==> trial 27 <==
==> flow/design.v <==
module caesar_cipher (
   input            clk
  ,input            rst_n
  ,input            ptxt_valid  
  ,input            mode  
  ,input            key_shift_dir_1  
  ,input            key_shift_dir_3  
  ,input      [4:0] key_shift_num_1  
  ,input      [4:0] key_shift_num_3  
  ,input      [7:0] ptxt_char
  ,output reg [7:0] ctxt_char
  ,output reg       err_invalid_key_shift_num
  ,output reg       err_invalid_ptxt_char
  ,output reg       ctx_ready
);
  localparam NUL_CHAR = 8'h00;
  localparam UPPERCASE_A_CHAR = 8'h41;
  localparam UPPERCASE_Z_CHAR = 8'h5A;
  localparam LOWERCASE_A_CHAR = 8'h61;
  localparam LOWERCASE_Z_CHAR = 8'h7A;
  wire       ptxt_char_is_uppercase_letter;
  wire       ptxt_char_is_lowercase_letter;
  wire       ptxt_char_is_letter;
  wire	     err_invalid_key_shift_num_wire;
  wire 	     err_invalid_ptxt_char_wire;
  wire  [4:0] key_shift_num_x;  
  reg  [7:0] sub_letter;
  assign err_invalid_key_shift_num_wire = key_shift_num_1 > 26 || key_shift_num_3 > 26 || key_shift_num_1==key_shift_num_3;
  assign ptxt_char_is_uppercase_letter = (ptxt_char >= UPPERCASE_A_CHAR) &&
                                         (ptxt_char <= UPPERCASE_Z_CHAR);
  assign ptxt_char_is_lowercase_letter = (ptxt_char >= LOWERCASE_A_CHAR) &&
                                         (ptxt_char <= LOWERCASE_Z_CHAR);
  assign ptxt_char_is_letter = ptxt_char_is_uppercase_letter ||
                               ptxt_char_is_lowercase_letter;
  assign err_invalid_ptxt_char_wire = !ptxt_char_is_letter;
  assign key_shift_num_x = (key_shift_num_1 + key_shift_num_3) < 27 ?  (key_shift_num_1 + key_shift_num_3) :  (key_shift_num_1 + key_shift_num_3)  -  5'b11011;
  always @ (*)
    if(!mode) begin  
        if(!key_shift_dir_1 && !key_shift_dir_3) begin
            sub_letter = ptxt_char + {3'b000, key_shift_num_1} + {3'b000, key_shift_num_x} + {3'b000, key_shift_num_3};
            if(ptxt_char_is_uppercase_letter && (sub_letter > UPPERCASE_Z_CHAR))begin
                sub_letter -= 8'h1A;
				if(sub_letter > UPPERCASE_Z_CHAR)begin
					sub_letter -= 8'h1A;
					if(sub_letter > UPPERCASE_Z_CHAR)
						sub_letter -= 8'h1A;
						else 
							sub_letter = sub_letter;
				end
				else 
					sub_letter = sub_letter;
			end 
			else sub_letter = sub_letter;
            if(ptxt_char_is_lowercase_letter && (sub_letter > LOWERCASE_Z_CHAR))begin
                sub_letter -= 8'h1A;
				 if(sub_letter > LOWERCASE_Z_CHAR)begin
					sub_letter -= 8'h1A;
					if(sub_letter > LOWERCASE_Z_CHAR)
						sub_letter -= 8'h1A;
					else 
						sub_letter = sub_letter;
				end
				 else 
					sub_letter = sub_letter;
			end
			else
				sub_letter = sub_letter;
        end
        else if(!key_shift_dir_1 && key_shift_dir_3) begin
            sub_letter = ptxt_char + {3'b000, key_shift_num_1} - {3'b000, key_shift_num_x} - {3'b000, key_shift_num_3};
            if(ptxt_char_is_uppercase_letter && (sub_letter > UPPERCASE_Z_CHAR))begin
                sub_letter -= 8'h1A;
                if(sub_letter > UPPERCASE_Z_CHAR)
                    sub_letter -= 8'h1A;
                else
                    sub_letter = sub_letter;
            end
            else if(ptxt_char_is_lowercase_letter && (sub_letter > LOWERCASE_Z_CHAR))begin
                sub_letter -= 8'h1A;
                if(sub_letter > LOWERCASE_Z_CHAR)
                    sub_letter -= 8'h1A;
                else
                    sub_letter = sub_letter;
            end
            else if(ptxt_char_is_uppercase_letter && (sub_letter < UPPERCASE_A_CHAR)) begin
                sub_letter += 8'h1A;
                if(sub_letter < UPPERCASE_A_CHAR)
                    sub_letter += 8'h1A;
                else
                    sub_letter = sub_letter;
            end
            else if(ptxt_char_is_lowercase_letter && (sub_letter < LOWERCASE_A_CHAR))begin
                sub_letter += 8'h1A;
                if(sub_letter < LOWERCASE_A_CHAR)
                    sub_letter += 8'h1A;
                else
                    sub_letter = sub_letter;
			end
			else 
				sub_letter = sub_letter;
        end
        else if(key_shift_dir_1 && !key_shift_dir_3) begin
            sub_letter = ptxt_char - {3'b000, key_shift_num_1} - {3'b000, key_shift_num_x} + {3'b000, key_shift_num_3};
            if(ptxt_char_is_uppercase_letter && (sub_letter > UPPERCASE_Z_CHAR))begin
                sub_letter -= 8'h1A;
                if(sub_letter > UPPERCASE_Z_CHAR)
                    sub_letter -= 8'h1A;
                else
                    sub_letter = sub_letter;
            end
            else if(ptxt_char_is_lowercase_letter && (sub_letter > LOWERCASE_Z_CHAR))begin
                sub_letter -= 8'h1A;
                if(sub_letter > LOWERCASE_Z_CHAR)
                    sub_letter -= 8'h1A;
                else
                    sub_letter = sub_letter;
            end
            else if(ptxt_char_is_uppercase_letter && (sub_letter < UPPERCASE_A_CHAR))begin
                sub_letter += 8'h1A;
                if(sub_letter < UPPERCASE_A_CHAR)
                    sub_letter += 8'h1A;
                else
                    sub_letter = sub_letter;
            end
            else if(ptxt_char_is_lowercase_letter && (sub_letter < LOWERCASE_A_CHAR))begin
                sub_letter += 8'h1A;
                if(sub_letter < LOWERCASE_A_CHAR)
                    sub_letter += 8'h1A;
                else
                    sub_letter = sub_letter;
            end
			else 
				sub_letter = sub_letter;
        end
		else if(key_shift_dir_1 && key_shift_dir_3) begin
            sub_letter = ptxt_char - {3'b000, key_shift_num_1} + {3'b000, key_shift_num_x} - {3'b000, key_shift_num_3};
            if(ptxt_char_is_uppercase_letter && (sub_letter < UPPERCASE_A_CHAR))begin
                sub_letter += 8'h1A;
				 if((sub_letter < UPPERCASE_A_CHAR))
					sub_letter += 8'h1A;
				else
					sub_letter = sub_letter;
			end
			else
				sub_letter = sub_letter;
            if(ptxt_char_is_lowercase_letter && (sub_letter < LOWERCASE_A_CHAR))begin
                sub_letter += 8'h1A;
				  if((sub_letter < LOWERCASE_A_CHAR))
					sub_letter += 8'h1A;
				  else
					sub_letter = sub_letter;
			end
			else
				sub_letter = sub_letter;
        end
		else
			sub_letter = NUL_CHAR;
    end
    else begin  
        if(!key_shift_dir_1 && !key_shift_dir_3) begin
            sub_letter = ptxt_char - {3'b000, key_shift_num_1} - {3'b000, key_shift_num_x} - {3'b000, key_shift_num_3};
            if(ptxt_char_is_uppercase_letter && (sub_letter < UPPERCASE_A_CHAR || sub_letter > 200))begin
                sub_letter += 8'h1A;
				 if(sub_letter < UPPERCASE_A_CHAR  || sub_letter > 200)begin
					sub_letter += 8'h1A;
					if(sub_letter < UPPERCASE_A_CHAR  || sub_letter > 200 )
						sub_letter += 8'h1A;
					else
						sub_letter = sub_letter;
				end
				else
					sub_letter = sub_letter;
			end
			else
				sub_letter = sub_letter;
            if(ptxt_char_is_lowercase_letter && (sub_letter < LOWERCASE_A_CHAR))begin
                sub_letter += 8'h1A;
				if(sub_letter < LOWERCASE_A_CHAR)begin
					sub_letter += 8'h1A;
					if(sub_letter < LOWERCASE_A_CHAR)
						sub_letter += 8'h1A;
					else
						sub_letter = sub_letter;
				end
				else
					sub_letter = sub_letter;
			end
			else
				sub_letter = sub_letter;			
        end
        else if(!key_shift_dir_1 && key_shift_dir_3) begin
            sub_letter = ptxt_char - {3'b000, key_shift_num_1} + {3'b000, key_shift_num_x} + {3'b000, key_shift_num_3};
            if(ptxt_char_is_uppercase_letter && (sub_letter > UPPERCASE_Z_CHAR))begin
                sub_letter -= 8'h1A;
                if(sub_letter > UPPERCASE_Z_CHAR)
                    sub_letter -= 8'h1A;
                else
                    sub_letter = sub_letter;
            end
            else if(ptxt_char_is_lowercase_letter && (sub_letter > LOWERCASE_Z_CHAR))begin
                sub_letter -= 8'h1A;
                if(sub_letter > LOWERCASE_Z_CHAR)
                    sub_letter -= 8'h1A;
                else
                    sub_letter = sub_letter;
            end
            else if(ptxt_char_is_uppercase_letter && (sub_letter < UPPERCASE_A_CHAR))begin
                sub_letter += 8'h1A;
                if(sub_letter < UPPERCASE_A_CHAR)
                    sub_letter += 8'h1A;
                else
                    sub_letter = sub_letter;
            end
            else if(ptxt_char_is_lowercase_letter && (sub_letter < LOWERCASE_A_CHAR))begin
                sub_letter += 8'h1A;
                if(sub_letter < LOWERCASE_A_CHAR)
                    sub_letter += 8'h1A;
                else
                    sub_letter = sub_letter;
            end
			else
				sub_letter = sub_letter;
        end
        else if(key_shift_dir_1 && !key_shift_dir_3) begin
            sub_letter = ptxt_char + {3'b000, key_shift_num_1} + {3'b000, key_shift_num_x} - {3'b000, key_shift_num_3};
            if(ptxt_char_is_uppercase_letter && (sub_letter > UPPERCASE_Z_CHAR))begin
                sub_letter -= 8'h1A;
                if(sub_letter > UPPERCASE_Z_CHAR)
                    sub_letter -= 8'h1A;
                else
                    sub_letter = sub_letter;
            end
            else if(ptxt_char_is_lowercase_letter && (sub_letter > LOWERCASE_Z_CHAR))begin
                sub_letter -= 8'h1A;
                if(sub_letter > LOWERCASE_Z_CHAR)
                    sub_letter -= 8'h1A;
                else
                    sub_letter = sub_letter;
            end
            else if(ptxt_char_is_uppercase_letter && (sub_letter < UPPERCASE_A_CHAR))begin
                sub_letter += 8'h1A;
                if(sub_letter < UPPERCASE_A_CHAR)
                    sub_letter += 8'h1A;
                else
                    sub_letter = sub_letter;
            end
            else if(ptxt_char_is_lowercase_letter && (sub_letter < LOWERCASE_A_CHAR))begin
                sub_letter += 8'h1A;
                if(sub_letter < LOWERCASE_A_CHAR)
                    sub_letter += 8'h1A;
                else
                    sub_letter = sub_letter;
            end
			else
				sub_letter = sub_letter;
        end
        else if(key_shift_dir_1 && key_shift_dir_3) begin
            sub_letter = ptxt_char + {3'b000, key_shift_num_1} - {3'b000, key_shift_num_x} + {3'b000, key_shift_num_3};
             if(ptxt_char_is_uppercase_letter && (sub_letter > UPPERCASE_Z_CHAR))begin
                sub_letter -= 8'h1A;
				if((sub_letter > UPPERCASE_Z_CHAR))
					sub_letter -= 8'h1A;
				else
					sub_letter = sub_letter;
			end
			else
				sub_letter = sub_letter;
            if(ptxt_char_is_lowercase_letter && (sub_letter > LOWERCASE_Z_CHAR))begin
                sub_letter -= 8'h1A;
				 if((sub_letter > LOWERCASE_Z_CHAR))
					sub_letter -= 8'h1A;
				 else
					sub_letter = sub_letter;
			end
			else
				sub_letter = sub_letter;
        end
		else
			sub_letter = NUL_CHAR;
    end
  always @ (posedge clk or negedge rst_n)
    if(!rst_n)begin
      ctx_ready <= 1'b0;
      ctxt_char <= NUL_CHAR;
      err_invalid_key_shift_num <= 1'b0;
	  err_invalid_ptxt_char <=1'b0;
	  end
    else if(err_invalid_ptxt_char_wire || err_invalid_key_shift_num_wire || !ptxt_valid) begin
      ctx_ready <= 1'b0;
      ctxt_char <= NUL_CHAR;
	  err_invalid_key_shift_num <= 1'b1;
	  err_invalid_ptxt_char <=1'b1;
	  end
    else begin
      ctx_ready <= 1'b1;
      ctxt_char <= sub_letter;
	  err_invalid_key_shift_num <= 1'b0;
	  err_invalid_ptxt_char <=1'b0;
	  end
endmodule
==> flow/run.sh <==
#!/bin/bash
# the make line also repeats each setting of config.mk as NAME=value (left out here)
make -C /OpenROAD-flow-scripts/flow DESIGN_CONFIG=/design/flow/config.mk WORK_HOME=/design/flow/orfs CLKGATE_MAP_FILE= finish
==> flow/config.mk <==
export PLATFORM = sky130hd
export DESIGN_NAME = caesar_cipher
export DESIGN_NICKNAME = caesar_cipher
export VERILOG_FILES = /design/flow/design.v
export SDC_FILE = /design/flow/constraint.sdc
export NUM_CORES = 4
export LEC_CHECK = 0
export CAP_MARGIN = 30
export CELL_PAD_IN_SITES_DETAIL_PLACEMENT = 0
export CELL_PAD_IN_SITES_GLOBAL_PLACEMENT = 0
export CORE_MARGIN = 2
export CORE_UTILIZATION = 72
export CTS_CLUSTER_DIAMETER = 363
export CTS_CLUSTER_SIZE = 37
export GPL_TIMING_DRIVEN = 1
export MAX_ROUTING_LAYER = met4
export MIN_ROUTING_LAYER = met1
export SLEW_MARGIN = 20
export TNS_END_PERCENT = 65
==> flow/constraint.sdc <==
create_clock -name core_clock -period 13.7 [get_ports {clk}]
set_input_delay 2.7400 -clock core_clock [delete_from_list [all_inputs] [get_ports {clk}]]
set_output_delay 2.7400 -clock core_clock [all_outputs]
set_load 0.01 [all_outputs]
==> build 48: changes against trial 27 <==
CAP_MARGIN = 20   (was 30)
CELL_PAD_IN_SITES_DETAIL_PLACEMENT = unset   (was 0)
CELL_PAD_IN_SITES_GLOBAL_PLACEMENT = unset   (was 0)
CORE_UTILIZATION = 40   (was 72)
CTS_CLUSTER_DIAMETER = unset   (was 363)
CTS_CLUSTER_SIZE = unset   (was 37)
GPL_TIMING_DRIVEN = unset   (was 1)
MAX_ROUTING_LAYER = unset   (was met4)
MIN_ROUTING_LAYER = unset   (was met1)
TNS_END_PERCENT = unset   (was 65)
==> flow/constraint.sdc (replaced) <==
create_clock -name core_clock -period 14.0 [get_ports {clk}]
set_input_delay 2.8000 -clock core_clock [delete_from_list [all_inputs] [get_ports {clk}]]
set_output_delay 2.8000 -clock core_clock [all_outputs]
set_load 0.01 [all_outputs]
==> build 2: changes against trial 27 <==
CAP_MARGIN = 20   (was 30)
CELL_PAD_IN_SITES_DETAIL_PLACEMENT = unset   (was 0)
CELL_PAD_IN_SITES_GLOBAL_PLACEMENT = unset   (was 0)
CORE_UTILIZATION = 68   (was 72)
CTS_CLUSTER_DIAMETER = unset   (was 363)
CTS_CLUSTER_SIZE = unset   (was 37)
GPL_TIMING_DRIVEN = unset   (was 1)
HOLD_SLACK_MARGIN = -0.07   (was unset)
MAX_ROUTING_LAYER = unset   (was met4)
MIN_ROUTING_LAYER = unset   (was met1)
TNS_END_PERCENT = unset   (was 65)
==> flow/constraint.sdc (replaced) <==
create_clock -name core_clock -period 10.8 [get_ports {clk}]
set_input_delay 2.1600 -clock core_clock [delete_from_list [all_inputs] [get_ports {clk}]]
set_output_delay 2.1600 -clock core_clock [all_outputs]
set_load 0.01 [all_outputs]
==> comparison <==
Between build 48 and trial 27, the lower design area is in trial 27 (gap 1.9%, measured against trial 27). The highest die size belongs to build 48, the lowest to trial 27. Trial 27 finished clean. Build 2 died in 5_1_grt. Build 48 completed with no timing, DRC or antenna violations. Between trial 27 and build 48, the lower routed wire length is in trial 27 (gap about 8%, measured against build 48). Of trial 27 and build 48, trial 27 has the higher first-iteration DRC count (gap about 44%, measured against build 48). In synthesized cell count, trial 27 and build 2 do not differ.
